`flow/config.mk`:
```
export PLATFORM = sky130hd
export DESIGN_NAME = processing_fsm
export DESIGN_NICKNAME = processing_fsm
export VERILOG_FILES = /design/flow/design.v
export SDC_FILE = /design/flow/constraint.sdc
export NUM_CORES = 4
export LEC_CHECK = 0
export CAP_MARGIN = 40
export CORE_MARGIN = 2
export CORE_UTILIZATION = 72
export CTS_CLUSTER_SIZE = 15
export PLACE_DENSITY_LB_ADDON = 0.02
export SETUP_SLACK_MARGIN = 0.68
export SLEW_MARGIN = 20
```
`flow/constraint.sdc`:
```
create_clock -name core_clock -period 4.73 [get_ports {clock}]
set_input_delay 0.9460 -clock core_clock [delete_from_list [all_inputs] [get_ports {clock}]]
set_output_delay 0.9460 -clock core_clock [all_outputs]
set_load 0.01 [all_outputs]
```
`flow/design.v`:
```
module processing_fsm(clock, reset, start_signal, size, done, 
                            buf_0_write_en, buf_1_write_en, error_buf_write_en,
                            buf_0_w_data, buf_1_w_data, error_mem_w_data,
                            buf_0_r_data, buf_1_r_data, error_mem_r_data,
                            buf_0_addr, buf_1_addr, error_mem_addr, buf_sel);
    input clock;
    input reset;
    input start_signal;
    input size;
    output reg done;
    output reg buf_0_write_en;
    output reg buf_1_write_en;
    output error_buf_write_en; 
    output reg [7:0] buf_0_w_data;
    output reg [7:0] buf_1_w_data;
    output [15:0] error_mem_w_data; 
    input  [7:0] buf_0_r_data;
    input  [7:0] buf_1_r_data;
    input  [15:0] error_mem_r_data; 
    output reg [15:0] buf_0_addr;
    output reg [15:0] buf_1_addr;
    output reg [15:0] error_mem_addr; 
    output reg buf_sel;
    assign error_buf_write_en = 1'b0;
    assign error_mem_w_data = 16'b0;
    parameter PIXEL_OFFSET = 1'b1, LINE_OFFSET = 9'd256, LINE_MAX = 8'd239, PIXELS_PER_LINE = 9'd256;
    parameter MAX_ADDRESS = 18'd61439;
    parameter
        WAIT              = 5'b00000,
        LOAD_MID_ERR      = 5'b00001,
        LOAD_BTM_ERR      = 5'b00010,
        CHECK_PACKET_ERR  = 5'b00011,
        NW_PIXEL          = 5'b00100,
        NORTH_PIXEL       = 5'b00101,
        NE_PIXEL          = 5'b00110,
        WEST_PIXEL        = 5'b00111,
        EAST_PIXEL        = 5'b01000,
        SW_PIXEL          = 5'b01001,
        SOUTH_PIXEL       = 5'b01010,
        SE_PIXEL          = 5'b01011,
        MEM_WAIT_1        = 5'b01100,
        MEM_WAIT_2        = 5'b01101,
        MEM_WAIT_3        = 5'b01110,
        SUM               = 5'b01111,
        WRITE_RESULT      = 5'b10000,
        DONE              = 5'b10001;
    reg [7:0] nw_pixel;
    reg [7:0] n_pixel;
    reg [7:0] ne_pixel;
    reg [7:0] w_pixel;
    reg [7:0] e_pixel;
    reg [7:0] sw_pixel;
    reg [7:0] s_pixel;
    reg [7:0] se_pixel;
    reg init;
    reg [15:0] pixel_address;
    reg [10:0] sum; 
    reg [15:0] err_buf_top;
    reg [15:0] err_buf_mid;
    reg [15:0] err_buf_btm;
    reg [1:0] channel_count;
    reg [5:0] pixel_count;
    reg [3:0] packet_count;
    reg [7:0] line_count;
    wire [5:0] pixel_max;
    wire [3:0] packet_max;
    reg at_top;
    reg at_bottom;
    reg at_left;
    reg at_right;
    reg error_line_offset_w;
    reg error_line_offset_e;
    reg [4:0] state;
    reg from_buf_ne;
    reg from_buf_n;
    reg from_buf_nw;
    reg from_buf_w;
    reg from_buf_e;
    reg from_buf_sw;
    reg from_buf_s;
    reg from_buf_se;
    wire [4:0] packet_w = {1'b0, packet_count} - error_line_offset_w;
    wire [4:0] packet_e = {1'b0, packet_count} + error_line_offset_e;
    wire top_err_w = packet_w[4] ? 1'b0 : err_buf_top[4'd15 - packet_w[3:0]];
    wire btm_err_w = packet_w[4] ? 1'b0 : err_buf_btm[4'd15 - packet_w[3:0]];
    wire btm_err_e = packet_e[4] ? 1'b0 : err_buf_btm[4'd15 - packet_e[3:0]];
    assign pixel_max =  (size == 2'b10) ? 63 :
                        (size == 2'b01) ? 31 :
                                          15 ;
    assign packet_max = (size == 2'b10) ? 3 :
                        (size == 2'b01) ? 7 :
                                         15 ;
    always @(posedge clock, negedge reset) begin
        if(!reset) begin
            at_top <= 0;
            at_bottom <= 0;
            at_left <= 0;
            at_right <= 0;
        end
        else begin
            case(state)
                CHECK_PACKET_ERR: begin
                    if (line_count == 0) begin
                        at_top <= 1'b1;
                        at_bottom <= 1'b0;
                    end
                    else if (line_count == 239) begin
                        at_top <= 1'b0;
                        at_bottom <= 1'b1;
                    end
                    else begin 
                        at_top <= 1'b0;
                        at_bottom <= 1'b0;
                    end
                    if (pixel_count == 0 && packet_count == 0) begin
                        at_left <= 1'b1; 
                        at_right <= 1'b0;
                    end 
                    else if (pixel_count == pixel_max && packet_count == packet_max) begin
                        at_left <= 1'b0; 
                        at_right <= 1'b1;
                    end
                    else begin
                        at_left <= 1'b0; 
                        at_right <= 1'b0;
                    end
                end
                default: begin
                    at_top <= at_top;
                    at_bottom <= at_bottom;
                    at_left <= at_left;
                    at_right <= at_right;
                end
            endcase
        end 
    end
    always @(posedge clock, negedge reset) begin
        if(!reset) begin
            error_line_offset_w <= 1'b0;
            error_line_offset_e <= 1'b0;
        end
        else begin
            case(state)
                CHECK_PACKET_ERR: begin
                    if (err_buf_mid[15-packet_count] == 1) begin
                        if (pixel_count == 0) begin
                            error_line_offset_w <= 1'b1;
                            error_line_offset_e <= 1'b0;
                        end
                        else if (pixel_count == pixel_max) begin
                            error_line_offset_e <= 1'b1;
                            error_line_offset_w <= 1'b0;
                        end
                        else begin
                            error_line_offset_w <= 1'b0;
                            error_line_offset_e <= 1'b0;
                        end
                    end
                    else begin
                        error_line_offset_w <= 1'b0;
                        error_line_offset_e <= 1'b0;
                    end
                end
                default: begin
                    error_line_offset_w <= error_line_offset_w;
                    error_line_offset_e <= error_line_offset_e;
                end
            endcase
        end
    end
    always @(posedge clock, negedge reset) begin
        if(!reset) begin
            pixel_address <= 0;
        end
        else begin
            case(state)
                WAIT: begin
                    pixel_address <= 0;
                end
                CHECK_PACKET_ERR: begin
                    pixel_address <= line_count * PIXELS_PER_LINE + 
                                     packet_count * (pixel_max + 1) + 
                                     pixel_count;
                end
                default: begin
                    pixel_address <= pixel_address;
                end
            endcase
        end 
    end
    always @(posedge clock, negedge reset) begin
        if(!reset) begin
            nw_pixel <= 0;
            n_pixel <= 0;
            ne_pixel <= 0;
            w_pixel <= 0;
            e_pixel <= 0;
            sw_pixel <= 0;
            s_pixel <= 0;
            se_pixel <= 0;
        end
        else begin
            case(state)
                WEST_PIXEL: begin
                    if (from_buf_nw) begin
                        nw_pixel <= buf_1_r_data;
                    end
                    else begin
                        nw_pixel <= buf_0_r_data;
                    end
                end
                EAST_PIXEL: begin
                    if (from_buf_n) begin
                        n_pixel <= buf_1_r_data;
                    end
                    else begin
                        n_pixel <= buf_0_r_data;
                    end
                end
                SW_PIXEL: begin
                    if (from_buf_ne) begin
                        ne_pixel <= buf_1_r_data;
                    end
                    else begin
                        ne_pixel <= buf_0_r_data;
                    end
                end
                SOUTH_PIXEL: begin
                    if (from_buf_w) begin
                        w_pixel <= buf_1_r_data;
                    end
                    else begin
                        w_pixel <= buf_0_r_data;
                    end
                end
                SE_PIXEL: begin
                    if (from_buf_e) begin
                        e_pixel <= buf_1_r_data;
                    end
                    else begin
                        e_pixel <= buf_0_r_data;
                    end
                end
                MEM_WAIT_1: begin
                    if (from_buf_sw) begin
                        sw_pixel <= buf_1_r_data;
                    end
                    else begin
                        sw_pixel <= buf_0_r_data;
                    end
                end
                MEM_WAIT_2: begin
                    if (from_buf_s) begin
                        s_pixel <= buf_1_r_data;
                    end
                    else begin
                        s_pixel <= buf_0_r_data;
                    end
                end
                MEM_WAIT_3: begin
                    if (from_buf_se) begin
                        se_pixel <= buf_1_r_data;
                    end
                    else begin
                        se_pixel <= buf_0_r_data;
                    end
                end
                default: begin
                    nw_pixel <= nw_pixel;
                    n_pixel <= n_pixel;
                    ne_pixel <= ne_pixel;
                    w_pixel <= w_pixel;
                    e_pixel <= e_pixel;
                    sw_pixel <= sw_pixel;
                    s_pixel <= s_pixel;
                    se_pixel <= se_pixel;
                end
            endcase
        end
    end
    always @(posedge clock, negedge reset) begin
        if(!reset) begin
            sum <= 0;
        end
        else begin
            case(state)
                SUM: begin
                    if (at_top && at_left) begin
                        sum <= (e_pixel + e_pixel + se_pixel + se_pixel + s_pixel + s_pixel + e_pixel + s_pixel) >> 3;
                    end
                    else if (at_top && at_right) begin
                        sum <= (w_pixel + w_pixel + sw_pixel + sw_pixel + s_pixel + s_pixel + w_pixel + s_pixel) >> 3;
                    end
                    else if (at_top) begin
                        sum <= (w_pixel + w_pixel + sw_pixel + s_pixel + s_pixel + se_pixel + e_pixel + e_pixel) >> 3;
                    end
                    else if (at_bottom && at_left) begin
                        sum <= (n_pixel + n_pixel + ne_pixel + ne_pixel + e_pixel + e_pixel + n_pixel + e_pixel) >> 3;
                    end
                    else if (at_bottom && at_right) begin
                        sum <= (w_pixel + w_pixel + nw_pixel + nw_pixel + n_pixel + n_pixel + w_pixel + n_pixel) >> 3;
                    end
                    else if (at_left) begin
                        sum <= (n_pixel + n_pixel + ne_pixel + e_pixel + e_pixel + se_pixel + s_pixel + s_pixel) >> 3;
                    end
                    else if (at_right) begin
                        sum <= (n_pixel + n_pixel + nw_pixel + w_pixel + w_pixel + sw_pixel + s_pixel + s_pixel) >> 3;
                    end
                    else if (at_bottom) begin
                        sum <= (w_pixel + nw_pixel + n_pixel + ne_pixel + e_pixel + w_pixel + n_pixel + e_pixel) >> 3; 
                    end
                    else begin
                        sum <= (nw_pixel + n_pixel + ne_pixel + w_pixel + e_pixel + sw_pixel + s_pixel + se_pixel) >> 3; 
                    end
                end
                default: begin
                    sum <= sum;
                end
            endcase
        end
    end
    always @(posedge clock, negedge reset) begin
        if(!reset) begin
            line_count <= 0;
            packet_count <= 0;
            pixel_count <= 0;
        end
        else begin
            case(state)
                WAIT: begin
                    pixel_count <= 0;
                    packet_count <= 0;
                    line_count <= 0;
                end
                CHECK_PACKET_ERR: begin
                    if(err_buf_mid[15-packet_count] == 1) begin
                        pixel_count <= pixel_count;
                        packet_count <= packet_count;
                        line_count <= line_count;
                    end
                    else begin
                        if (packet_count == packet_max) begin
                            if (line_count == LINE_MAX) begin
                                pixel_count <= 0;
                                packet_count <= 0;
                                line_count <= 0;
                            end
                            else begin
                                pixel_count <= 0;
                                packet_count <= 0;
                                line_count <= line_count + 1;
                            end
                        end
                        else begin
                            pixel_count <= 0;
                            packet_count <= packet_count + 1;
                            line_count <= line_count;
                        end
                    end
                end
                WRITE_RESULT: begin
                        if (pixel_count == pixel_max) begin
                            pixel_count <= 0;
                            if (packet_count == packet_max) begin
                                packet_count <= 0;
                                if(line_count == LINE_MAX) begin
                                    line_count <= 0;
                                end
                                else begin
                                    line_count <= line_count + 1;
                                end
                            end
                            else begin
                                packet_count <= packet_count + 1;
                                line_count <= line_count;
                            end
                        end
                        else begin
                            pixel_count <= pixel_count + 1;
                            packet_count <= packet_count;
                            line_count <= line_count;
                        end
                    end
                DONE: begin
                    line_count <= 0;
                    packet_count <= 0;
                    pixel_count <= 0;
                end
                default: begin
                    line_count <= line_count;
                    packet_count <= packet_count;
                    pixel_count <= pixel_count;
                end
            endcase
        end
    end
    always @(posedge clock, negedge reset)
    begin
        if(!reset) begin
            buf_0_w_data <= 0;
            buf_0_write_en <= 0;
            buf_1_w_data <= 0;
            buf_1_write_en <= 0;
        end
        else begin
            case(state)
                WRITE_RESULT: begin
                    if (buf_sel) begin
                        buf_1_w_data <= sum;
                        buf_1_write_en <= 1;
                    end
                    else begin
                        buf_0_w_data <= sum;
                        buf_0_write_en <= 1;
                    end
                end
                default: begin
                    buf_0_w_data <= buf_0_w_data;
                    buf_0_write_en <= 0;
                    buf_1_w_data <= buf_1_w_data;
                    buf_1_write_en <= 0;
                end
            endcase
        end
    end
    always @(posedge clock, negedge reset) begin
        if(!reset) begin
            buf_sel <= 0;
            done <= 0;
        end
        else begin
            case(state)
                DONE: begin
                    buf_sel <= ~buf_sel;
                    done <= 1;
                end
                default: begin
                    buf_sel <= buf_sel;
                    done <= 0;
                end
            endcase
        end
    end
    always @(posedge clock, negedge reset) begin
        if(!reset) begin
            buf_0_addr <= 16'b0;
            buf_1_addr <= 16'b0;
            from_buf_nw <= 1'b0;
            from_buf_n <= 1'b0;
            from_buf_ne <= 1'b0;
            from_buf_w <= 1'b0;
            from_buf_e <= 1'b0;
            from_buf_sw <= 1'b0;
            from_buf_s <= 1'b0;
            from_buf_se <= 1'b0;
        end
        else begin
            case(state)
                NW_PIXEL: begin
                    if (buf_sel == 0) begin
                        if (top_err_w) begin
                            buf_0_addr <= buf_0_addr;
                            buf_1_addr <= pixel_address - PIXEL_OFFSET - LINE_OFFSET;
                            from_buf_nw <= 1'b1;
                        end 
                        else begin
                            buf_0_addr <= pixel_address - PIXEL_OFFSET - LINE_OFFSET;
                            buf_1_addr <= buf_1_addr;
                            from_buf_nw <= 1'b0;
                        end
                    end
                    else begin
                        if (top_err_w) begin
                            buf_0_addr <= pixel_address - PIXEL_OFFSET - LINE_OFFSET;
                            buf_1_addr <= buf_1_addr;
                            from_buf_nw <= 1'b0;
                        end 
                        else begin
                            buf_1_addr <= pixel_address - PIXEL_OFFSET - LINE_OFFSET;
                            buf_0_addr <= buf_0_addr;
                            from_buf_nw <= 1'b1;
                        end
                    end
                end
                NORTH_PIXEL: begin
                    if (buf_sel == 0) begin
                        if (err_buf_top[15-packet_count]) begin
                            buf_1_addr <= pixel_address - LINE_OFFSET;
                            buf_0_addr <= buf_0_addr;
                            from_buf_n <= 1'b1;
                        end 
                        else begin
                            buf_0_addr <= pixel_address - LINE_OFFSET;
                            buf_1_addr <= buf_1_addr;
                            from_buf_n <= 1'b0;
                        end
                    end
                    else begin
                        if (err_buf_top[15-packet_count]) begin
                            buf_0_addr <= pixel_address - LINE_OFFSET;
                            buf_1_addr <= buf_1_addr;
                            from_buf_n <= 1'b0;
                        end 
                        else begin
                            buf_1_addr <= pixel_address - LINE_OFFSET;
                            buf_0_addr <= buf_0_addr;
                            from_buf_n <= 1'b1;
                        end
                    end
                end
                NE_PIXEL: begin
                    if (buf_sel == 0) begin
                        if (top_err_w) begin
                            buf_1_addr <= pixel_address + PIXEL_OFFSET - LINE_OFFSET;
                            buf_0_addr <= buf_0_addr;
                            from_buf_ne <= 1'b1;
                        end 
                        else begin
                            buf_0_addr <= pixel_address + PIXEL_OFFSET - LINE_OFFSET;
                            buf_1_addr <= buf_1_addr;
                            from_buf_ne <= 1'b0;
                        end
                    end
                    else begin
                        if (top_err_w) begin
                            buf_0_addr <= pixel_address + PIXEL_OFFSET - LINE_OFFSET;
                            buf_1_addr <= buf_1_addr;
                            from_buf_ne <= 1'b0;
                        end 
                        else begin
                            buf_1_addr <= pixel_address + PIXEL_OFFSET - LINE_OFFSET;
                            buf_0_addr <= buf_0_addr;
                            from_buf_ne <= 1'b1;
                        end
                    end
                end
                WEST_PIXEL: begin
                    if (buf_sel == 0) begin
                        buf_1_addr <= pixel_address - PIXEL_OFFSET;
                        buf_0_addr <= buf_0_addr;
                        from_buf_w <= 1'b1;
                    end
                    else begin
                        buf_0_addr <= pixel_address - PIXEL_OFFSET;
                        buf_1_addr <= buf_1_addr;
                        from_buf_w <= 1'b0;
                    end
                end
                EAST_PIXEL: begin
                    if (buf_sel == 0) begin
                        buf_1_addr <= pixel_address + PIXEL_OFFSET;
                        buf_0_addr <= buf_1_addr;
                        from_buf_e <= 1'b1;
                    end
                    else begin
                        buf_0_addr <= pixel_address + PIXEL_OFFSET;
                        buf_1_addr <= buf_1_addr;
                        from_buf_e <= 1'b0;
                    end
                end
                SW_PIXEL: begin
                    if (buf_sel == 0) begin
                        if (btm_err_w) begin
                            buf_1_addr <= pixel_address - PIXEL_OFFSET + LINE_OFFSET;
                            buf_0_addr <= buf_0_addr;
                            from_buf_sw <= 1'b1;
                        end 
                        else begin
                            buf_0_addr <= pixel_address - PIXEL_OFFSET + LINE_OFFSET;
                            buf_1_addr <= buf_1_addr;
                            from_buf_sw <= 1'b0;
                        end
                    end
                    else begin
                        if (btm_err_w) begin
                            buf_0_addr <= pixel_address - PIXEL_OFFSET + LINE_OFFSET;
                            buf_1_addr <= buf_1_addr;
                            from_buf_sw <= 1'b0;
                        end 
                        else begin
                            buf_1_addr <= pixel_address - PIXEL_OFFSET + LINE_OFFSET;
                            buf_0_addr <= buf_0_addr;
                            from_buf_sw <= 1'b1;
                        end
                    end
                end
                SOUTH_PIXEL: begin
                    if (buf_sel == 0) begin
                        if (err_buf_btm[15-packet_count]) begin
                            buf_1_addr <= pixel_address + LINE_OFFSET;
                            buf_0_addr <= buf_0_addr;
                            from_buf_s <= 1'b1;
                        end 
                        else begin
                            buf_0_addr <= pixel_address + LINE_OFFSET;
                            buf_1_addr <= buf_1_addr;
                            from_buf_s <= 1'b0;
                        end
                    end
                    else begin
                        if (err_buf_btm[15-packet_count]) begin
                            buf_0_addr <= pixel_address + LINE_OFFSET;
                            buf_1_addr <= buf_1_addr;
                            from_buf_s <= 1'b0;
                        end 
                        else begin
                            buf_1_addr <= pixel_address + LINE_OFFSET;
                            buf_0_addr <= buf_0_addr;
                            from_buf_s <= 1'b1;
                        end
                    end
                end
                SE_PIXEL: begin
                    if (buf_sel == 0) begin
                        if (btm_err_e) begin
                            buf_1_addr <= pixel_address + PIXEL_OFFSET + LINE_OFFSET;
                            buf_0_addr <= buf_0_addr;
                            from_buf_se <= 1'b1;
                        end 
                        else begin
                            buf_0_addr <= pixel_address + PIXEL_OFFSET + LINE_OFFSET;
                            buf_1_addr <= buf_1_addr;
                            from_buf_se <= 1'b0;
                        end
                    end
                    else begin
                        if (btm_err_e) begin
                            buf_0_addr <= pixel_address + PIXEL_OFFSET + LINE_OFFSET;
                            buf_1_addr <= buf_1_addr;
                            from_buf_se <= 1'b0;
                        end 
                        else begin
                            buf_1_addr <= pixel_address + PIXEL_OFFSET + LINE_OFFSET;
                            buf_0_addr <= buf_0_addr;
                            from_buf_se <= 1'b1;
                        end
                    end
                end
                default: begin
                    buf_0_addr <= buf_0_addr;
                    buf_1_addr <= buf_1_addr;
                    from_buf_nw <= from_buf_nw;
                    from_buf_n <= from_buf_n;
                    from_buf_ne <= from_buf_ne;
                    from_buf_w <= from_buf_w;
                    from_buf_e <= from_buf_e;
                    from_buf_sw <= from_buf_sw;
                    from_buf_s <= from_buf_s;
                    from_buf_se <= from_buf_se;
                end
            endcase
        end
    end
    always @(posedge clock, negedge reset)
    begin
        if(!reset) begin
            init <= 1'b1;
            err_buf_top <= 16'b0;
            err_buf_mid <= 16'b0;
            err_buf_btm <= 16'b0;
            error_mem_addr <= 16'b0;
        end
        else begin
            case(state)
                WAIT: begin
                    init <= 1'b1;
                    err_buf_top <= 16'b0;
                    err_buf_mid <= error_mem_r_data;
                    err_buf_btm <= 16'b0;
                    if (start_signal) begin
                        error_mem_addr <= 16'b1;
                    end
                    else begin
                        error_mem_addr <= 16'b0;
                    end
                end
                LOAD_MID_ERR: begin
                    init <= 1'b1;
                    err_buf_top <= err_buf_top;
                    err_buf_mid <= err_buf_mid;
                    err_buf_btm <= err_buf_btm;
                    error_mem_addr <= 16'b01;
                end
                LOAD_BTM_ERR: begin
                    init <= 1'b0;
                    if (init == 1'b1) begin
                        err_buf_top <= err_buf_top;
                        err_buf_mid <= err_buf_mid;
                        err_buf_btm <= err_buf_btm;
                        error_mem_addr <= error_mem_addr;
                    end
                    else begin
                        err_buf_top <= err_buf_mid;
                        err_buf_mid <= err_buf_btm;
                        err_buf_btm <= err_buf_btm;
                        error_mem_addr <= error_mem_addr;
                    end
                end
                CHECK_PACKET_ERR: begin
                    err_buf_top <= err_buf_top;
                    err_buf_mid <= err_buf_mid;
                    err_buf_btm <= error_mem_r_data;
                    error_mem_addr <= line_count + 1'b1;
                end
                default: begin
                    err_buf_top <= err_buf_top;
                    err_buf_mid <= err_buf_mid;
                    err_buf_btm <= err_buf_btm;
                    error_mem_addr <= error_mem_addr;
                end
            endcase
        end
    end
    always @ (posedge clock, negedge reset) begin
        if(!reset) begin
            state <= WAIT;
        end
        else begin
            case(state)
                WAIT: begin
                    if(start_signal) begin
                        state <= LOAD_MID_ERR;
                    end
                    else begin
                        state <= WAIT;
                    end
                end
                LOAD_MID_ERR: begin
                    state <= LOAD_BTM_ERR;
                end
                LOAD_BTM_ERR: begin
                    state <= CHECK_PACKET_ERR;
                end
                CHECK_PACKET_ERR: begin
                    if (err_buf_mid[15-packet_count] == 1'b1) begin
                        state <= NW_PIXEL;
                    end
                    else begin
                        if (packet_count == packet_max) begin
                            if (line_count == LINE_MAX) begin
                                state <= DONE;
                            end
                            else begin
                                state <= LOAD_BTM_ERR;
                            end
                        end
                        else begin
                            state <= CHECK_PACKET_ERR;
                        end
                    end
                end
                NW_PIXEL: begin
                    state <= NORTH_PIXEL;
                end
                NORTH_PIXEL: begin
                    state <= NE_PIXEL;
                end
                NE_PIXEL: begin
                    state <= WEST_PIXEL;
                end
                WEST_PIXEL: begin
                    state <= EAST_PIXEL;
                end 
                EAST_PIXEL: begin
                    state <= SW_PIXEL;
                end
                SW_PIXEL: begin
                    state <= SOUTH_PIXEL;
                end
                SOUTH_PIXEL: begin
                    state <= SE_PIXEL;
                end
                SE_PIXEL: begin
                    state <= MEM_WAIT_1;
                end
                MEM_WAIT_1: begin
                    state <= MEM_WAIT_2;
                end
                MEM_WAIT_2: begin
                    state <= MEM_WAIT_3;
                end
                MEM_WAIT_3: begin
                    state <= SUM;
                end
                SUM: begin
                    state <= WRITE_RESULT;
                end
                WRITE_RESULT: begin
                    if (pixel_count == pixel_max) begin
                        if (packet_count == packet_max) begin
                            if(line_count == LINE_MAX) begin
                                state <= DONE;
                            end
                            else begin
                                state <= LOAD_BTM_ERR;
                            end
                        end
                        else begin
                            state <= CHECK_PACKET_ERR;
                        end
                    end
                    else begin
                        state <= CHECK_PACKET_ERR;
                    end
                end
                DONE: begin
                    state <= WAIT;
                end 
            endcase
        end
    end
endmodule
```
`flow/run.sh`:
```
#!/bin/bash
# the make line also repeats each setting of config.mk as NAME=value (left out here)
make -C /OpenROAD-flow-scripts/flow DESIGN_CONFIG=/design/flow/config.mk WORK_HOME=/design/flow/orfs CLKGATE_MAP_FILE= finish
```
==> out/summary.txt, run 1 <==
Run status: failed layout checks
Violated checks: negative setup slack
Total vias in the final route: 18900
Setup repair after global routing missed its margin: yes
Hold buffer count at cts: 0
Number of placed cells counting well taps: 2827
Cell repeated most along the worst path: fa_1
Die width: 182.8 um
Peak fanout along the critical path: 2
Fraction of the cycle the final worst path needs: 101.8%
Number of cells in the finished layout apart from fillers: 2889
Drt first pass iters: 5
Dominant delay contributor by cell family on the critical path: adder cells
Netlist area before placement: 23020 um^2
Filler Cells Inserted: 1921
Worst-margin pin slew: 0.8626 ns
Area share of fa/ha/maj cells after synthesis: 25.55%
Gp weighted congestion: 0.9607
Clock slew seen by the registers of the worst setup and hold paths: 0.07 ns
Logic cell area: 15290 um^2
Number of antenna violations at the first check in global routing: 1
Final Max Tran Viols: 0
Finish-stage setup viols: 2
First-pass GRT wire length: 106500 um
Slowest CP cell: fa_2
1st-iter DRT viols: 1691
Clock Skew: 0.02631 ns
Number of distinct library cells after synthesis: 86
Setup WS post-layout: -0.08378 ns
Dominant Register Cell: dfrtp_1
Setup WS pre-CTS: -0.04121 ns
Drt via density: 6.542
Deepest level of the CTS H-tree: 1
Layout overhead on the synthesized area: 13.07%
Clk Tree Root Cell: clkbuf_16
Maximum number of pins on one net before global-route repair: 97
Period minus WS final: 4.814 ns
Post-Layout Inst Area: 26030 um^2
Number of standard cells reported by yosys: 2352
Core footprint: 31560 um^2
Die footprint: 33420 um^2
Worst-Skew Late Latency: 0.58 ns
Number of rows created at floorplan: 65
Type of the most critical hold path: primary input to async pin
Critical Path End Type: register
Flip-flops with a built-in enable: 0
Buffer and inverter count on the worst path: 4
Delay of the slowest cell on the worst path: 0.65 ns
Startpoint of the worst setup timing path: n_pixel[1]$_DFFE_PN0P_
Remaining routing DRC violations: 0
R2R depth: 15
Yosys Warn Count: 1
Xor/xnor share: 4.870%
Main area contributors: dfrtp_1 (27%), fa_1 (18%), ha_1 (7.6%), mux2i_1 (5.0%), inv_1 (4.8%)
Post-synthesis sequential element count: 248
Arrival @ worst endpoint: 5.29 ns
Category of the critical setup timing path: register to register
Die H: 182.8 um
Relative max-transition margin: 42.49%
CP Depth: 15
Most used standard cell by instance count after synthesis: inv_1
Required time of the critical path: 5.20 ns
Reported max-cap violation count: 0
Largest non-sequential cell family by area: adder cells
Type of origin of the critical path: register
Worst R2R Start: n_pixel[1]$_DFFE_PN0P_
Routed Antenna Nets: 0
Capturing instance or port of the critical path: sum[3]$_DFFE_PN0P_
Post-synthesis instance total: 2352
Share of the yosys chip area belonging to registers: 26.97%
Average size of a mapped cell: 9.788 um^2
Stage-log warning count: 39
Final HPWL DP: 48990 um
Mux contribution to synthesized area: 10.68%
Tot GR Track Use: 41.62%
Cell Chain, Critical Path: inv_2, buf_4, fa_2, inv_1, fa_1, inv_1, fa_1, nor2_1, fa_1, a21o_1, a21oi_1, xnor2_1, mux4_2, mux4_2, mux2_4
Simple-Gate Fraction of Synth Area: 10.66%
Total Routed Length: 67700 um
Fraction of the core area occupied by cells at floorplan: 72.96%
CTS tree: done
Final-stage net count: 2846
Top-level I/O count: 121
I/O Buffers: 96
Max frequency: 207.7 MHz
Cell type with the largest total area: dfrtp_1
Area after DPL: 24770 um^2
Number of buffers on the longest clock path: 3
Leading cell types by count after synthesis: inv_1 (294), dfrtp_1 (246), fa_1 (207)
Hold Violations, Final: 0
R2R setup slack: -0.08 ns
GRT overflow: 0
Worst r2r dst: sum[3]$_DFFE_PN0P_
Share of flip-flops with an asynchronous set or reset after synthesis: 100.0%
And-or/or-and share of the synthesized area: 13.34%
Wirelength per Cell: 23.43 um
Yosys synthesis chip area: 23020 um^2
Footprint of the flip-flops and latches: 6233 um^2
Total clock buffers created by CTS: 28
Area share, top type: 26.74%
Sinks on Clock Net: 248
Vias in the first global route: 19460
==> routing by layer <==
layer  part of all wire [%]  GRT usage [%]  vias to the layer above  wire length (um)
li1                       -              -                     8230                 -
met1                     36          50.21                     9327             24170
met5                      0              0                        -                 0
met2                     47          67.45                     1015             32120
met3                    8.6          9.154                      328              5802
met4                    8.3          28.38                        0              5605
==> timing repair <==
item | 4_1_cts | 5_1_grt
pin swaps | 18 | 10
resized | 33 | 16
endpoints found under the setup margin | 8 | 37
buffers inserted | 6 | 0
==> final cells by class <==
class,count,area share [%]
Multi-Input combinational cell,1681,58.73
Sequential cell,248,23.95
Timing Repair Buffer,209,7.191
Inverter,296,4.268
Clock buffer,36,3.081
Tap cell,402,1.932
Clock inverter,16,0.8364
Antenna cell,1,0.009614
==> metrics by stage <==
stage          hold slack (ns)  utilization [%]  setup TNS (ns)
6_report                0.3979            82.49        -0.08960
5_1_grt                 0.4502            82.48         -0.5216
4_1_cts                 0.4443            82.16               0
3_5_place_dp            0.4723            78.49        -0.05099
3_3_place_gp            0.4672            78.26               0
2_1_floorplan           0.3519                -               0
==> run 2, diff against run 1 <==
- CAP_MARGIN: 40 -> 20
- CTS_CLUSTER_DIAMETER: unset -> 308
- CTS_CLUSTER_SIZE: 15 -> unset
- GPL_TIMING_DRIVEN: unset -> 1
- MAX_ROUTING_LAYER: unset -> met5
- MIN_ROUTING_LAYER: unset -> met1
- PLACE_DENSITY: unset -> 0.78
- PLACE_DENSITY_LB_ADDON: 0.02 -> unset
- SETUP_SLACK_MARGIN: 0.68 -> -0.4
- TNS_END_PERCENT: unset -> 100
- clock period: 4.73 -> 3.99 ns (I/O delays scaled with it)
==> out/summary.txt, run 2 <==
Total Routed Length: 71450 um (+5.5%)
First-pass GRT wire length: 111200 um (+4.3%)
Finish-stage setup viols: 19 (+17)
CP Depth: 15 (unchanged)
Flip-flops with a built-in enable: 0 (unchanged)
Slowest CP cell: fa_1
Type of origin of the critical path: register
Post-Route Hold Slack: 0.1950 ns (-0.2029 ns)
Leading cell types by count after synthesis: inv_1 (294), dfrtp_1 (246), fa_1 (207)
R2R setup slack: -0.99 ns (-0.91 ns)
GRT overflow: 0 (unchanged)
Capturing instance or port of the critical path: sum[3]$_DFFE_PN0P_
Yosys synthesis chip area: 23020 um^2 (unchanged)
Max layer used: met4
Cell Chain, Critical Path: inv_2, fa_1, inv_1, fa_1, fa_1, inv_2, fa_1, inv_2, fa_2, a21o_1, a21oi_2, xnor2_1, mux4_2, mux4_2, mux2_4
Critical Path End Type: register
Deepest level of the CTS H-tree: 1 (unchanged)
Area share, top type: 26.74% (unchanged)
Routed Antenna Nets: 0 (unchanged)
Relative max-transition margin: 36.55% (-5.9 points)
Max frequency: 200.6 MHz (-3.4%)
Peak fanout along the critical path: 2 (unchanged)
Number of rows created at floorplan: 65 (unchanged)
Remaining routing DRC violations: 0 (unchanged)
Clk Tree Root Cell: clkbuf_16
Startpoint of the worst setup timing path: nw_pixel[3]$_DFFE_PN0P_
Worst R2R Start: nw_pixel[3]$_DFFE_PN0P_
Number of placed cells counting well taps: 2958 (+4.6%)
Stage-log warning count: 40 (+2.6%)
Final-stage net count: 2972 (+4.4%)
Buffer and inverter count on the worst path: 4 (unchanged)
Cell repeated most along the worst path: fa_1
Total clock buffers created by CTS: 28 (unchanged)
Worst-margin pin slew: 0.9518 ns (+0.08917 ns)
Required time of the critical path: 4.48 ns (-0.72 ns)
Amount of wire on met2 after detailed routing: 34220 um (+6.5%)
Top-level I/O count: 121 (unchanged)
Final Max Tran Viols: 0 (unchanged)
Xor/xnor share: 4.870% (unchanged)
Setup WS pre-CTS: -0.8111 ns (-0.7699 ns)
Tot GR Track Use: 43.14% (+1.5 points)
Arrival @ worst endpoint: 5.47 ns (+0.18 ns)
Fraction of the core area occupied by cells at floorplan: 72.96% (unchanged)
Clock Skew: 0.04993 ns (+0.02361 ns)
Met1 Routed Length: 24760 um (+2.4%)
I/O Buffers: 96 (unchanged)
R2R depth: 15 (unchanged)
Average size of a mapped cell: 9.788 um^2 (unchanged)
Share of flip-flops with an asynchronous set or reset after synthesis: 100.0% (unchanged)
Final HPWL DP: 51890 um (+5.9%)
Setup repair after global routing missed its margin: yes
Mux contribution to synthesized area: 10.68% (unchanged)
Most used standard cell by instance count after synthesis: inv_1
Hold Violations, Final: 0 (unchanged)
Reported max-cap violation count: 0 (unchanged)
Largest non-sequential cell family by area: adder cells
Layout overhead on the synthesized area: 17.95%
Number of standard cells reported by yosys: 2352 (unchanged)
Dominant Register Cell: dfrtp_1
Number of cells in the finished layout apart from fillers: 3016 (+4.4%)
And-or/or-and share of the synthesized area: 13.34% (unchanged)
Vias in the first global route: 20950 (+7.7%)
Die H: 182.8 um (unchanged)
Routed wl met3: 6004 um (+3.5%)
Drt first pass iters: 8 (+3)
Number of buffers on the longest clock path: 3 (unchanged)
Share of the yosys chip area belonging to registers: 26.97% (unchanged)
Maximum number of pins on one net before global-route repair: 85 (-12%)
Drt via density: 6.640 (+1.5%)
Yosys Warn Count: 1 (unchanged)
Violated checks: negative setup slack
Type of the most critical hold path: primary input to async pin
Gp weighted congestion: 0.9743 (+1.4%)
Simple-Gate Fraction of Synth Area: 10.66% (unchanged)
Core footprint: 31560 um^2 (unchanged)
Netlist area before placement: 23020 um^2 (unchanged)
Cell type with the largest total area: dfrtp_1
Post-synthesis instance total: 2352 (unchanged)
Fraction of the cycle the final worst path needs: 124.9% (+23 points)
Die footprint: 33420 um^2 (unchanged)
Run status: failed layout checks
Sinks on Clock Net: 248 (unchanged)
Number of distinct library cells after synthesis: 86 (unchanged)
Setup WS post-layout: -0.9945 ns (-0.9107 ns)
Area share of fa/ha/maj cells after synthesis: 25.55% (unchanged)
Period minus WS final: 4.984 ns (+0.1707 ns)
Main area contributors: dfrtp_1 (27%), fa_1 (18%), ha_1 (7.6%), mux2i_1 (5.0%), inv_1 (4.8%)
Total vias in the final route: 20030 (+6.0%)
Worst-Skew Late Latency: 0.61 ns (+0.03 ns)
Post-synthesis sequential element count: 248 (unchanged)
Dominant delay contributor by cell family on the critical path: adder cells
Number of antenna violations at the first check in global routing: 3 (+2)
Wirelength per Cell: 23.69 um (+1.1%)
Delay of the slowest cell on the worst path: 0.57 ns (-0.08 ns)
1st-iter DRT viols: 2065 (+22%)
Clock slew seen by the registers of the worst setup and hold paths: 0.08 ns (about the same)
Category of the critical setup timing path: register to register
CTS tree: done
Die width: 182.8 um (unchanged)
Worst r2r dst: sum[3]$_DFFE_PN0P_
[run 2: final cells by class]
cell class	instances	area, um^2
clock buffers	29	714.4
well taps	402	503.0
flip-flops and latches	248	6230
diodes	2	5.005
fillers	1601	4400
clock inverters	23	285.3
inverters	296	1111
multi-input cells	1681	15500
repair buffers	335	2801
[run 2: metrics by stage]
| stage | util [%] | TNS (ns) | instance area, um^2 |
|---|---|---|---|
| after floorplan | - | -2.740 | 23160 |
| after global placement | 81.54 | -4.205 | 25730 |
| after detailed placement | 81.55 | -5.182 | 25730 |
| after CTS | 85.28 | -4.580 | 26910 |
| after global routing | 86.04 | -8.268 | 27150 |
| final | 86.05 | -6.419 | 27150 |
[run 2: layer usage]
metal  up-vias  track usage (%)
met4         0            33.18
li1       8480                -
met5         -                0
met1      9829            50.47
met3       432            7.943
met2      1285            71.09
[run 2: repair_timing]
item | 4_1_cts | 5_1_grt
hold buffers | 0 | 0
pin swaps | 24 | 38
gates resized | 39 | 50
buffers inserted | 7 | 5
endpoints found under the setup margin | 7 | 7
==> run 3, diff against run 2 <==
- CAP_MARGIN: 20 -> 15
- CORE_UTILIZATION: 72 -> 20
- CTS_CLUSTER_DIAMETER: 308 -> unset
- CTS_CLUSTER_SIZE: unset -> 93
- GPL_TIMING_DRIVEN: 1 -> unset
- MAX_ROUTING_LAYER: met5 -> met4
- MIN_ROUTING_LAYER: met1 -> unset
- PLACE_DENSITY: 0.78 -> 0.59
- SETUP_SLACK_MARGIN: -0.4 -> unset
- TNS_END_PERCENT: 100 -> 40
- clock period: 3.99 -> 9.78 ns (I/O delays scaled with it)
==> out/summary.txt, run 3 <==
Largest non-sequential cell family by area: adder cells
Setup repair after global routing missed its margin: no
Simple-Gate Fraction of Synth Area: 10.66% (unchanged)
Capturing instance or port of the critical path: sum[3]$_DFFE_PN0P_
R2R depth: 15 (unchanged)
Dominant delay contributor by cell family on the critical path: adder cells
Total Routed Length: 67720 um (-5.2%)
Relative max-transition margin: 29.46% (-7.1 points)
Post-route core utilization: 23.18% (-63 points)
Share of the yosys chip area belonging to registers: 26.97% (unchanged)
Clk Tree Root Cell: clkbuf_16
Period minus WS final: 5.448 ns (+0.4635 ns)
Category of the critical setup timing path: register to register
Area share of fa/ha/maj cells after synthesis: 25.55% (unchanged)
Delay of the slowest cell on the worst path: 0.63 ns (+0.06 ns)
Xor/xnor share: 4.870% (unchanged)
Buffer and inverter count on the worst path: 4 (unchanged)
Worst R2R Start: w_pixel[3]$_DFFE_PN0P_
Share of flip-flops with an asynchronous set or reset after synthesis: 100.0% (unchanged)
Reported max-cap violation count: 0 (unchanged)
Startpoint of the worst setup timing path: w_pixel[3]$_DFFE_PN0P_
Stage-log warning count: 38 (-5.0%)
Amount of wire on met2 after detailed routing: 34770 um (+1.6%)
Worst-Skew Late Latency: 0.63 ns (+0.02 ns)
Peak fanout along the critical path: 8 (+6)
Post-Route Hold Slack: 0.4767 ns (+0.2817 ns)
Buffer count from post-CTS setup fixing: 0 (-7)
Post-synthesis instance total: 2352 (unchanged)
Remaining routing DRC violations: 0 (unchanged)
Core footprint: 114200 um^2 (+260%)
Vias in the first global route: 17090 (-18%)
Layout overhead on the synthesized area: 14.98%
Number of antenna violations at the first check in global routing: 4 (+1)
Setup WS pre-CTS: 4.328 ns (+5.139 ns)
Post-synthesis sequential element count: 248 (unchanged)
Final-stage net count: 2754 (-7.3%)
Arrival @ worst endpoint: 5.94 ns (+0.47 ns)
Drt first pass iters: 6 (-2)
CTS tree: done
Die H: 343.3 um (+88%)
Number of rows created at floorplan: 124 (+91%)
First-pass GRT wire length: 105700 um (-4.9%)
Type of the most critical hold path: register to register
Flip-flops with a built-in enable: 0 (unchanged)
Number of standard cells reported by yosys: 2352 (unchanged)
Fraction of the core area occupied by cells at floorplan: 20.16% (-53 points)
Number of distinct library cells after synthesis: 86 (unchanged)
Max layer used: met4
Tot GR Track Use: 11.85% (-31 points)
Area share, top type: 26.74% (unchanged)
Wirelength per Cell: 17.34 um (-27%)
Most used standard cell by instance count after synthesis: inv_1
Worst-margin pin slew: 1.056 ns (+0.1041 ns)
Run status: finished clean
Top-level I/O count: 121 (unchanged)
GRT overflow: 0 (unchanged)
Mux contribution to synthesized area: 10.68% (unchanged)
Slowest CP cell: dfrtp_1
Met1 Routed Length: 28980 um (+17%)
Type of origin of the critical path: register
Finish-stage setup viols: 0 (-19)
Average size of a mapped cell: 9.788 um^2 (unchanged)
Total clock buffers created by CTS: 30 (+7.1%)
Max frequency: 183.6 MHz (-8.5%)
Setup WS post-layout: 4.332 ns (+5.326 ns)
Critical Path End Type: register
R2R setup slack: 4.33 ns (+5.33 ns)
Total vias in the final route: 17020 (-15%)
Number of buffers on the longest clock path: 3 (unchanged)
CP Depth: 15 (unchanged)
Clock Skew: 0.03652 ns (-0.01341 ns)
Yosys synthesis chip area: 23020 um^2 (unchanged)
Final-layout setup total negative slack: 0 ns (+6.419 ns)
Gp weighted congestion: 0.8838 (-9.3%)
Yosys Warn Count: 1 (unchanged)
Netlist area before placement: 23020 um^2 (unchanged)
Cell type with the largest total area: dfrtp_1
Cell repeated most along the worst path: fa_1
Worst hold path depth: 1
Clock slew seen by the registers of the worst setup and hold paths: 0.07 ns (about the same)
Hold Violations, Final: 0 (unchanged)
Worst r2r dst: sum[3]$_DFFE_PN0P_
Antenna diode count: 0 (-2)
Drt via density: 4.360 (-34%)
Deepest level of the CTS H-tree: 1 (unchanged)
Leading cell types by count after synthesis: inv_1 (294), dfrtp_1 (246), fa_1 (207)
Die width: 343.3 um (+88%)
And-or/or-and share of the synthesized area: 13.34% (unchanged)
1st-iter DRT viols: 1078 (-48%)
Dominant Register Cell: dfrtp_1
Routed Antenna Nets: 0 (unchanged)
Worst hold path startpoint: buf_1_write_en$_DFFE_PN0N_
Required time of the critical path: 10.27 ns (+5.79 ns)
Hold buffer count at cts: 0 (unchanged)
Cell Chain, Critical Path: inv_1, fa_1, inv_1, fa_1, fa_1, inv_1, fa_1, inv_1, fa_1, a21o_1, a21oi_1, xnor2_1, mux4_2, mux4_2, mux2_2
Hold Path End: buf_1_write_en$_DFFE_PN0N_
Fraction of the cycle the final worst path needs: 55.71% (-69 points)
Final HPWL DP: 53220 um (+2.6%)
Main area contributors: dfrtp_1 (27%), fa_1 (18%), ha_1 (7.6%), mux2i_1 (5.0%), inv_1 (4.8%)
Routed wl met3: 2865 um (-52%)
Final Max Tran Viols: 0 (unchanged)
Die footprint: 117800 um^2 (+250%)
Maximum number of pins on one net before global-route repair: 107 (+26%)
Sinks on Clock Net: 248 (unchanged)
I/O Buffers: 96 (unchanged)
Cell resize tally after clock tree synthesis: 0 (-100%)
## run 3: per-stage QoR
step                cells  area, um^2
floorplan            2377       23120
global placement     3851       25420
detailed placement   3851       25420
CTS                  3904       26440
global route         3905       26470
finish               3905       26470
## run 3: final cells by class
| class | instances | area [um^2] |
|---|---|---|
| inverter | 296 | 1111 |
| tap | 1512 | 1892 |
| sequential | 248 | 6211 |
| fill | 12410 | 87720 |
| clock inverter | 16 | 209.0 |
| multi-input combinational | 1681 | 15100 |
| timing repair buffer | 115 | 1129 |
| clock buffer | 37 | 817.0 |
## run 3: metal layers
metal	vias up	GRT usage, %
met1	8552	14.89
li1	8041	-
met2	357	20.53
met3	74	1.498
met4	0	2.092
met5	-	-
==> run 4, diff against run 3 <==
- ABC_AREA: unset -> 1
- CAP_MARGIN: 15 -> 20
- CORE_UTILIZATION: 20 -> 70
- CTS_CLUSTER_DIAMETER: unset -> 42
- CTS_CLUSTER_SIZE: 93 -> unset
- GPL_TIMING_DRIVEN: unset -> 1
- MAX_ROUTING_LAYER: met4 -> met5
- MIN_ROUTING_LAYER: unset -> met1
- PLACE_DENSITY: 0.59 -> unset
- PLACE_DENSITY_LB_ADDON: unset -> 0.27
- SETUP_SLACK_MARGIN: unset -> 0.09
- TNS_END_PERCENT: 40 -> 70
- clock period: 9.78 -> 4.34 ns (I/O delays scaled with it)
==> out/summary.txt, run 4 <==
Slowest CP cell: fa_1
Yosys synthesis chip area: 23410 um^2 (+1.7%)
Setup repair after global routing missed its margin: yes
Netlist area before placement: 23410 um^2 (+1.7%)
Required time of the critical path: 4.78 ns (-5.49 ns)
Buffer and inverter count on the worst path: 6 (+2)
Post-synthesis sequential element count: 248 (unchanged)
Worst r2r dst: sum[6]$_DFFE_PN0P_
CTS tree: done
Reported max-cap violation count: 0 (unchanged)
Gp weighted congestion: 1.027 (+16%)
Die H: 186.9 um (-46%)
Wirelength per Cell: 22.91 um (+32%)
And-or/or-and share of the synthesized area: 17.18% (+3.8 points)
Most used standard cell by instance count after synthesis: nand2_1
Average size of a mapped cell: 7.872 um^2 (-20%)
Critical Path End Type: register
Run status: failed layout checks
1st-iter DRT viols: 2535 (+140%)
CP Depth: 27 (+12)
Violated checks: negative setup slack
Setup WS post-layout: -0.06355 ns (-4.396 ns)
Total Routed Length: 83110 um (+23%)
Met2 capacity usage during global routing: 76.21% (+56 points)
Final Max Tran Viols: 0 (unchanged)
Dominant delay contributor by cell family on the critical path: adder cells
Peak fanout along the critical path: 2 (-6)
Leading cell types by count after synthesis: nand2_1 (539), inv_1 (494), o21ai_0 (276)
Maximum number of pins on one net before global-route repair: 112 (+4.7%)
Arrival @ worst endpoint: 4.84 ns (-1.10 ns)
Number of buffers on the longest clock path: 3 (unchanged)
Main area contributors: dfrtp_1 (26%), fa_1 (18%), nand2_1 (8.6%), inv_1 (7.9%), ha_1 (7.4%)
Met1 Resource Use GR: 54.55% (+40 points)
R2R depth: 27 (+12)
Logic cell area: 14920 um^2 (-1.2%)
Worst-margin pin slew: 1.128 ns (+0.07186 ns)
Hold buffer count at cts: 0 (unchanged)
Number of placed cells counting well taps: 3545 (-7.9%)
Cell repeated most along the worst path: nand2_1
Type of the most critical hold path: primary input to async pin
First-pass GRT wire length: 131600 um (+24%)
GRT busiest layer: met2
Flip-flops with a built-in enable: 0 (unchanged)
Xor/xnor share: 1.999% (-2.9 points)
Dominant Register Cell: dfrtp_1
Share of flip-flops with an asynchronous set or reset after synthesis: 100.0% (unchanged)
Finish-stage setup viols: 5 (+5)
Clock slew seen by the registers of the worst setup and hold paths: 0.05 ns (-0.02 ns)
Worst R2R Start: ne_pixel[3]$_DFFE_PN0P_
Delay of the slowest cell on the worst path: 0.58 ns (-0.05 ns)
Startpoint of the worst setup timing path: ne_pixel[3]$_DFFE_PN0P_
Stage-log warning count: 42 (+11%)
Final-stage net count: 3532 (+28%)
Clock Skew: 0.02884 ns (-0.007677 ns)
Fraction of the core area occupied by cells at floorplan: 71.59% (+51 points)
Final HPWL DP: 58990 um (+11%)
Simple-Gate Fraction of Synth Area: 17.99% (+7.3 points)
Post-synthesis instance total: 2974 (+26%)
Capturing instance or port of the critical path: sum[6]$_DFFE_PN0P_
Yosys Warn Count: 1 (unchanged)
Largest non-sequential cell family by area: adder cells
Number of cells in the finished layout apart from fillers: 3627 (-7.1%)
Mux contribution to synthesized area: 0.04275% (-11 points)
Die width: 186.9 um (-46%)
Cell type with the largest total area: dfrtp_1
Period minus WS final: 4.404 ns (-1.044 ns)
Sinks on Clock Net: 248 (unchanged)
Layout overhead on the synthesized area: 15.29%
Area share, top type: 26.29% (-0.45 points)
Die footprint: 34930 um^2 (-70%)
Total clock buffers created by CTS: 38 (+27%)
Hold Violations, Final: 0 (unchanged)
Met3 usage: 17.49% (+16 points)
Clk Tree Root Cell: clkbuf_16
Remaining routing DRC violations: 0 (unchanged)
Post-Route Hold Slack: 0.3341 ns (-0.1427 ns)
GRT overflow: 0 (unchanged)
Filler Cells Inserted: 1984 (-84%)
Relative max-transition margin: 24.82% (-4.6 points)
Core footprint: 32700 um^2 (-71%)
Number of antenna violations at the first check in global routing: 5 (+1)
Max frequency: 227.1 MHz (+24%)
Tot GR Track Use: 49.01% (+37 points)
Worst-Skew Late Latency: 0.59 ns (-0.04 ns)
Routed Antenna Nets: 0 (unchanged)
Number of distinct library cells after synthesis: 71 (-17%)
Drt first pass iters: 9 (+3)
Number of rows created at floorplan: 66 (-47%)
Type of origin of the critical path: register
Top-level I/O count: 121 (unchanged)
R2R setup slack: -0.06 ns (-4.40 ns)
Vias in the first global route: 24270 (+42%)
Total vias in the final route: 23390 (+37%)
Footprint of the flip-flops and latches: 6215 um^2 (about the same)
Fraction of the cycle the final worst path needs: 101.5% (+46 points)
Deepest level of the CTS H-tree: 2 (+1)
I/O Buffers: 96 (unchanged)
Number of standard cells reported by yosys: 2974 (+26%)
Area share of fa/ha/maj cells after synthesis: 25.13% (-0.43 points)
Share of the yosys chip area belonging to registers: 26.52% (-0.45 points)
Drt via density: 6.449 (+48%)
Category of the critical setup timing path: register to register
-- run 4: stage by stage --
stage	utilization [%]	TNS (ns)	instance area, um^2	setup WS, ns
after detailed placement	77.62	-0.7055	25380	-0.1622
final	82.54	-0.1996	26990	-0.06355
after global routing	82.51	-1.130	26980	-0.2698
after CTS	82.35	0	26930	0.04444
after floorplan	-	0	23510	0.1047
after global placement	77.62	-0.2322	25380	-0.09707
-- run 4: metal layers --
| metal | vias to the layer above | part of all wire, % |
|---|---|---|
| li1 | 9950 | - |
| met1 | 10970 | 33 |
| met2 | 1815 | 45 |
| met3 | 652 | 13 |
| met4 | 2 | 9.8 |
| met5 | - | 0.014 |
-- run 4: layout make-up --
| type | instances | area share, % |
|---|---|---|
| timing repair buffer | 232 | 7.468 |
| clock inverter | 24 | 1.071 |
| inverter | 521 | 7.273 |
| tap | 442 | 2.049 |
| clock buffer | 46 | 3.787 |
| sequential | 248 | 23.02 |
| antenna | 5 | 0.04635 |
| multi-input combinational | 2109 | 55.28 |
-- run 4: repair_timing --
action                                  4_1_cts  5_1_grt
pin swaps                                    43       12
setup buffers                                 5        2
endpoints found under the setup margin        8        8
resized                                      52       17
==> run 5, diff against run 4 <==
- CORE_ASPECT_RATIO: unset -> 1.32
- CORE_UTILIZATION: 70 -> 36
- CTS_CLUSTER_DIAMETER: 42 -> unset
- GPL_TIMING_DRIVEN: 1 -> unset
- MAX_ROUTING_LAYER: met5 -> unset
- MIN_ROUTING_LAYER: met1 -> unset
- PLACE_DENSITY: unset -> 0.41
- PLACE_DENSITY_LB_ADDON: 0.27 -> unset
- SETUP_SLACK_MARGIN: 0.09 -> unset
- TNS_END_PERCENT: 70 -> 35
- clock period: 4.34 -> 6.25 ns (I/O delays scaled with it)
==> out/summary.txt, run 5 <==
Run status: finished clean
Most used standard cell by instance count after synthesis: nand2_1
Critical Path End Type: register
Type of the most critical hold path: register to register
Clock slew seen by the registers of the worst setup and hold paths: 0.06 ns (about the same)
Tot GR Track Use: 26.63% (-22 points)
Worst hold path depth: 2
Startpoint of the worst setup timing path: w_pixel[3]$_DFFE_PN0P_
Area share, top type: 26.29% (unchanged)
Deepest level of the CTS H-tree: 2 (unchanged)
Maximum number of pins on one net before global-route repair: 122 (+8.9%)
Core footprint: 64400 um^2 (+97%)
Total vias in the final route: 20270 (-13%)
Number of rows created at floorplan: 107 (+62%)
Hold Path End: buf_0_addr[5]$_DFFE_PN0P_
Number of antenna violations at the first check in global routing: 0 (-5)
Routed Antenna Nets: 0 (unchanged)
Cell repeated most along the worst path: nand2_1
Worst-Skew Late Latency: 0.56 ns (-0.03 ns)
Final-stage net count: 3412 (-3.4%)
Drt via density: 5.161 (-20%)
Fraction of the cycle the final worst path needs: 78.62% (-23 points)
Vias in the first global route: 21360 (-12%)
Worst r2r dst: sum[7]$_DFFE_PN0P_
Layout overhead on the synthesized area: 11.91%
Met1 Resource Use GR: 29.88% (-25 points)
Dominant delay contributor by cell family on the critical path: adder cells
Wirelength per Cell: 22.20 um (-3.1%)
R2R setup slack: 1.34 ns (+1.40 ns)
Simple-Gate Fraction of Synth Area: 17.99% (unchanged)
Peak fanout along the critical path: 7 (+5)
Slowest CP cell: dfrtp_1
Clk Tree Root Cell: clkbuf_16
Antenna diode count: 0 (-5)
Max frequency: 203.5 MHz (-10%)
Number of buffers on the longest clock path: 3 (unchanged)
Period minus WS final: 4.914 ns (+0.5102 ns)
Footprint of the flip-flops and latches: 6208 um^2 (-0.10%)
Delay of the slowest cell on the worst path: 0.67 ns (+0.09 ns)
Type of origin of the critical path: register
Buffer and inverter count on the worst path: 4 (-2)
Number of distinct library cells after synthesis: 71 (unchanged)
Total clock buffers created by CTS: 34 (-11%)
Hold Violations, Final: 0 (unchanged)
CTS tree: done
Dominant Register Cell: dfrtp_1
Cell resize tally after clock tree synthesis: 0 (-100%)
Filler Cells Inserted: 6739 (+240%)
Total Routed Length: 87200 um (+4.9%)
Share of the yosys chip area belonging to registers: 26.52% (unchanged)
Main area contributors: dfrtp_1 (26%), fa_1 (18%), nand2_1 (8.6%), inv_1 (7.9%), ha_1 (7.4%)
Yosys Warn Count: 1 (unchanged)
Finish-stage setup viols: 0 (-5)
CP Depth: 25 (-7.4%)
Die footprint: 67110 um^2 (+92%)
Mux contribution to synthesized area: 0.04275% (unchanged)
Met2 capacity usage during global routing: 50.74% (-25 points)
Largest non-sequential cell family by area: adder cells
Final-layout setup total negative slack: 0 ns (+0.1996 ns)
Fraction of the core area occupied by cells at floorplan: 36.36% (-35 points)
Relative max-transition margin: 28.97% (+4.1 points)
Worst R2R Start: w_pixel[3]$_DFFE_PN0P_
Flip-flops with a built-in enable: 0 (unchanged)
Worst hold path startpoint: buf_0_addr[5]$_DFFE_PN0P_
Clock Skew: 0.01836 ns (-0.01048 ns)
Die H: 297.0 um (+59%)
Area share of fa/ha/maj cells after synthesis: 25.13% (unchanged)
And-or/or-and share of the synthesized area: 17.18% (unchanged)
1st-iter DRT viols: 1182 (-53%)
Capturing instance or port of the critical path: sum[7]$_DFFE_PN0P_
Logic cell area: 14700 um^2 (-1.5%)
First-pass GRT wire length: 133700 um (+1.6%)
R2R depth: 25 (-7.4%)
Category of the critical setup timing path: register to register
Post-synthesis sequential element count: 248 (unchanged)
Buffer count from post-CTS setup fixing: 0 (-5)
GRT busiest layer: met2
GRT overflow: 0 (unchanged)
Setup repair after global routing missed its margin: no
Number of standard cells reported by yosys: 2974 (unchanged)
Required time of the critical path: 6.69 ns (+1.91 ns)
Sinks on Clock Net: 248 (unchanged)
Die width: 226.0 um (+21%)
Share of flip-flops with an asynchronous set or reset after synthesis: 100.0% (unchanged)
Cell type with the largest total area: dfrtp_1
Top-level I/O count: 121 (unchanged)
Hold buffer count at cts: 0 (unchanged)
Post-route core utilization: 40.69% (-42 points)
Remaining routing DRC violations: 0 (unchanged)
Yosys synthesis chip area: 23410 um^2 (unchanged)
Leading cell types by count after synthesis: nand2_1 (539), inv_1 (494), o21ai_0 (276)
Arrival @ worst endpoint: 5.36 ns (+0.52 ns)
Netlist area before placement: 23410 um^2 (unchanged)
Drt first pass iters: 7 (-2)
Final Max Tran Viols: 0 (unchanged)
Xor/xnor share: 1.999% (unchanged)
Post-synthesis instance total: 2974 (unchanged)
I/O Buffers: 96 (unchanged)
Met3 usage: 2.440% (-15 points)
Reported max-cap violation count: 0 (unchanged)
Average size of a mapped cell: 7.872 um^2 (unchanged)
Gp weighted congestion: 0.9096 (-11%)
Worst-margin pin slew: 1.066 ns (-0.06218 ns)
Final HPWL DP: 69640 um (+18%)
Stage-log warning count: 38 (-9.5%)
[run 5: final cells by class]
class | count | area share, %
Tap cell | 872 | 4.164
Inverter | 521 | 7.483
Clock buffer | 51 | 3.758
Sequential cell | 248 | 23.70
Timing Repair Buffer | 116 | 4.307
Clock inverter | 10 | 0.4919
Multi-Input combinational cell | 2109 | 56.10
[run 5: per-stage QoR]
step / worst slack, ns / std cells / instance area [um^2] / hold slack, ns
final: 1.336 / 3927 / 26200 / 0.4765
after global routing: 1.026 / 3927 / 26200 / 0.5041
after CTS: 1.307 / 3927 / 26200 / 0.4799
after detailed placement: 1.325 / 3866 / 25090 / 0.4650
after global placement: 1.364 / 3866 / 25090 / 0.4647
after floorplan: 1.971 / 2999 / 23510 / 0.3487
[run 5: layer usage]
metal	routed length, um	part of all wire, %	vias to the layer above
met5	0	0	-
li1	-	-	9712
met4	4010	4.6	0
met1	33550	38	9955
met3	2531	2.9	153
met2	47110	54	449
==> run 6, diff against run 5 <==
- ABC_AREA: 1 -> unset
- CORE_ASPECT_RATIO: 1.32 -> unset
- CORE_UTILIZATION: 36 -> 50
- PLACE_DENSITY: 0.41 -> unset
- TNS_END_PERCENT: 35 -> 15
- clock period: 6.25 -> 4.76 ns (I/O delays scaled with it)
==> out/summary.txt, run 6 <==
Mux contribution to synthesized area: 10.68% (+11 points)
First-pass GRT wire length: 101500 um (-24%)
Die H: 218.6 um (-26%)
Hold buffer count at cts: 0 (unchanged)
Category of the critical setup timing path: register to register
Sinks on Clock Net: 248 (unchanged)
Tot GR Track Use: 27.52% (+0.89 points)
Dominant delay contributor by cell family on the critical path: adder cells
Fraction of the cycle the final worst path needs: 97.73% (+19 points)
Area share, top type: 26.74% (+0.45 points)
Die width: 218.6 um (-3.3%)
Average size of a mapped cell: 9.788 um^2 (+24%)
Relative max-transition margin: 24.74% (-4.2 points)
Drt via density: 5.708 (+11%)
Xor/xnor share: 4.870% (+2.9 points)
Top-level I/O count: 121 (unchanged)
Core footprint: 45380 um^2 (-30%)
1st-iter DRT viols: 1087 (-8.0%)
Arrival @ worst endpoint: 5.11 ns (-0.25 ns)
Setup WS pre-CTS: 0.01015 ns (-1.315 ns)
Fraction of the core area occupied by cells at floorplan: 50.73% (+14 points)
Buffer and inverter count on the worst path: 3 (-1)
Hold Violations, Final: 0 (unchanged)
R2R depth: 15 (-40%)
Deepest level of the CTS H-tree: 1 (-1)
Worst R2R Start: nw_pixel[2]$_DFFE_PN0P_
Max frequency: 215.0 MHz (+5.6%)
Total Routed Length: 64690 um (-26%)
Flip-flops with a built-in enable: 0 (unchanged)
Yosys Warn Count: 1 (unchanged)
Required time of the critical path: 5.22 ns (-1.47 ns)
Final Max Tran Viols: 0 (unchanged)
Final-layout setup total negative slack: 0 ns (unchanged)
Drt first pass iters: 7 (unchanged)
Post-synthesis sequential element count: 248 (unchanged)
Clock slew seen by the registers of the worst setup and hold paths: 0.06 ns (about the same)
Run status: finished clean
Post-synthesis instance total: 2352 (-21%)
Antenna diode count: 0 (unchanged)
Slowest CP cell: fa_1
Clk Tree Root Cell: clkbuf_16
Startpoint of the worst setup timing path: nw_pixel[2]$_DFFE_PN0P_
Area share of fa/ha/maj cells after synthesis: 25.55% (+0.43 points)
Type of origin of the critical path: register
Netlist area before placement: 23020 um^2 (-1.7%)
Final HPWL DP: 50470 um (-28%)
Peak fanout along the critical path: 2 (-5)
Cell type with the largest total area: dfrtp_1
Maximum number of pins on one net before global-route repair: 104 (-15%)
Leading cell types by count after synthesis: inv_1 (294), dfrtp_1 (246), fa_1 (207)
Number of antenna violations at the first check in global routing: 0 (unchanged)
Setup repair after global routing missed its margin: yes
Layout overhead on the synthesized area: 13.05%
Simple-Gate Fraction of Synth Area: 10.66% (-7.3 points)
Vias in the first global route: 18020 (-16%)
GRT overflow: 0 (unchanged)
Number of buffers on the longest clock path: 3 (unchanged)
Type of the most critical hold path: primary input to async pin
Final-stage net count: 2837 (-17%)
Routed Antenna Nets: 0 (unchanged)
Stage-log warning count: 39 (+2.6%)
Share of flip-flops with an asynchronous set or reset after synthesis: 100.0% (unchanged)
R2R setup slack: 0.11 ns (-1.23 ns)
Setup WS post-layout: 0.1081 ns (-1.228 ns)
Cell Chain, Critical Path: inv_2, fa_1, inv_2, fa_1, fa_1, inv_2, fa_1, nor2_2, fa_2, a21o_1, a21oi_2, xnor2_1, mux4_2, mux4_2, mux2_4
Yosys synthesis chip area: 23020 um^2 (-1.7%)
Worst-margin pin slew: 1.126 ns (+0.06096 ns)
Wirelength per Cell: 21.02 um (-5.3%)
CP Depth: 15 (-40%)
Dominant Register Cell: dfrtp_1
Largest non-sequential cell family by area: adder cells
Main area contributors: dfrtp_1 (27%), fa_1 (18%), ha_1 (7.6%), mux2i_1 (5.0%), inv_1 (4.8%)
Die footprint: 47780 um^2 (-29%)
I/O Buffers: 96 (unchanged)
Most used standard cell by instance count after synthesis: inv_1
Filler Cells Inserted: 4071 (-40%)
Total vias in the final route: 17560 (-13%)
Number of distinct library cells after synthesis: 86 (+21%)
Cell repeated most along the worst path: fa_1
Share of the yosys chip area belonging to registers: 26.97% (+0.45 points)
And-or/or-and share of the synthesized area: 13.34% (-3.8 points)
Clock Skew: 0.01625 ns (-0.002115 ns)
Reported max-cap violation count: 0 (unchanged)
Worst-Skew Late Latency: 0.57 ns (about the same)
Worst r2r dst: sum[3]$_DFFE_PN0P_
Finish-stage setup viols: 0 (unchanged)
Number of rows created at floorplan: 78 (-27%)
Gp weighted congestion: 0.9045 (-0.56%)
Remaining routing DRC violations: 0 (unchanged)
Total clock buffers created by CTS: 30 (-12%)
Critical Path End Type: register
Delay of the slowest cell on the worst path: 0.56 ns (-0.11 ns)
CTS tree: done
Period minus WS final: 4.652 ns (-0.2619 ns)
Capturing instance or port of the critical path: sum[3]$_DFFE_PN0P_
Number of standard cells reported by yosys: 2352 (-21%)
-- run 6: metrics by stage --
step | hold WS [ns] | area, um^2 | utilization [%] | std cells
after global placement | 0.4657 | 24940 | 54.95 | 3022
final | 0.4424 | 26030 | 57.35 | 3077
after detailed placement | 0.4717 | 24940 | 54.96 | 3022
after CTS | 0.4775 | 25930 | 57.14 | 3076
after global routing | 0.4860 | 26030 | 57.35 | 3077
after floorplan | 0.3519 | 23130 | - | 2377
-- run 6: final cells by class --
class	count	area, um^2	share of cell area [%]
clock inverters	7	93.84	0.3605
repair buffers	198	1757	6.749
flip-flops and latches	248	6223	23.91
multi-input cells	1681	15200	58.38
inverters	296	1111	4.269
clock buffers	47	895.9	3.442
well taps	600	750.7	2.884
-- run 6: routing by layer --
layer  up-vias  GRT usage (%)  share of wire [%]  wire [um]
met5         -              0                  0          0
met1      8838          34.84                 41      26640
met2       432          48.49                 51      32890
met4         0          10.77                4.1       2680
li1       8194              -                  -          -
met3        99          2.617                3.8       2473
-- run 6: repair_timing --
item,in CTS,in global routing
gates resized,0,19
pin swaps,3,13
buffers inserted,0,1
endpoints found under the setup margin,1,7
hold endpoints to repair,0,0
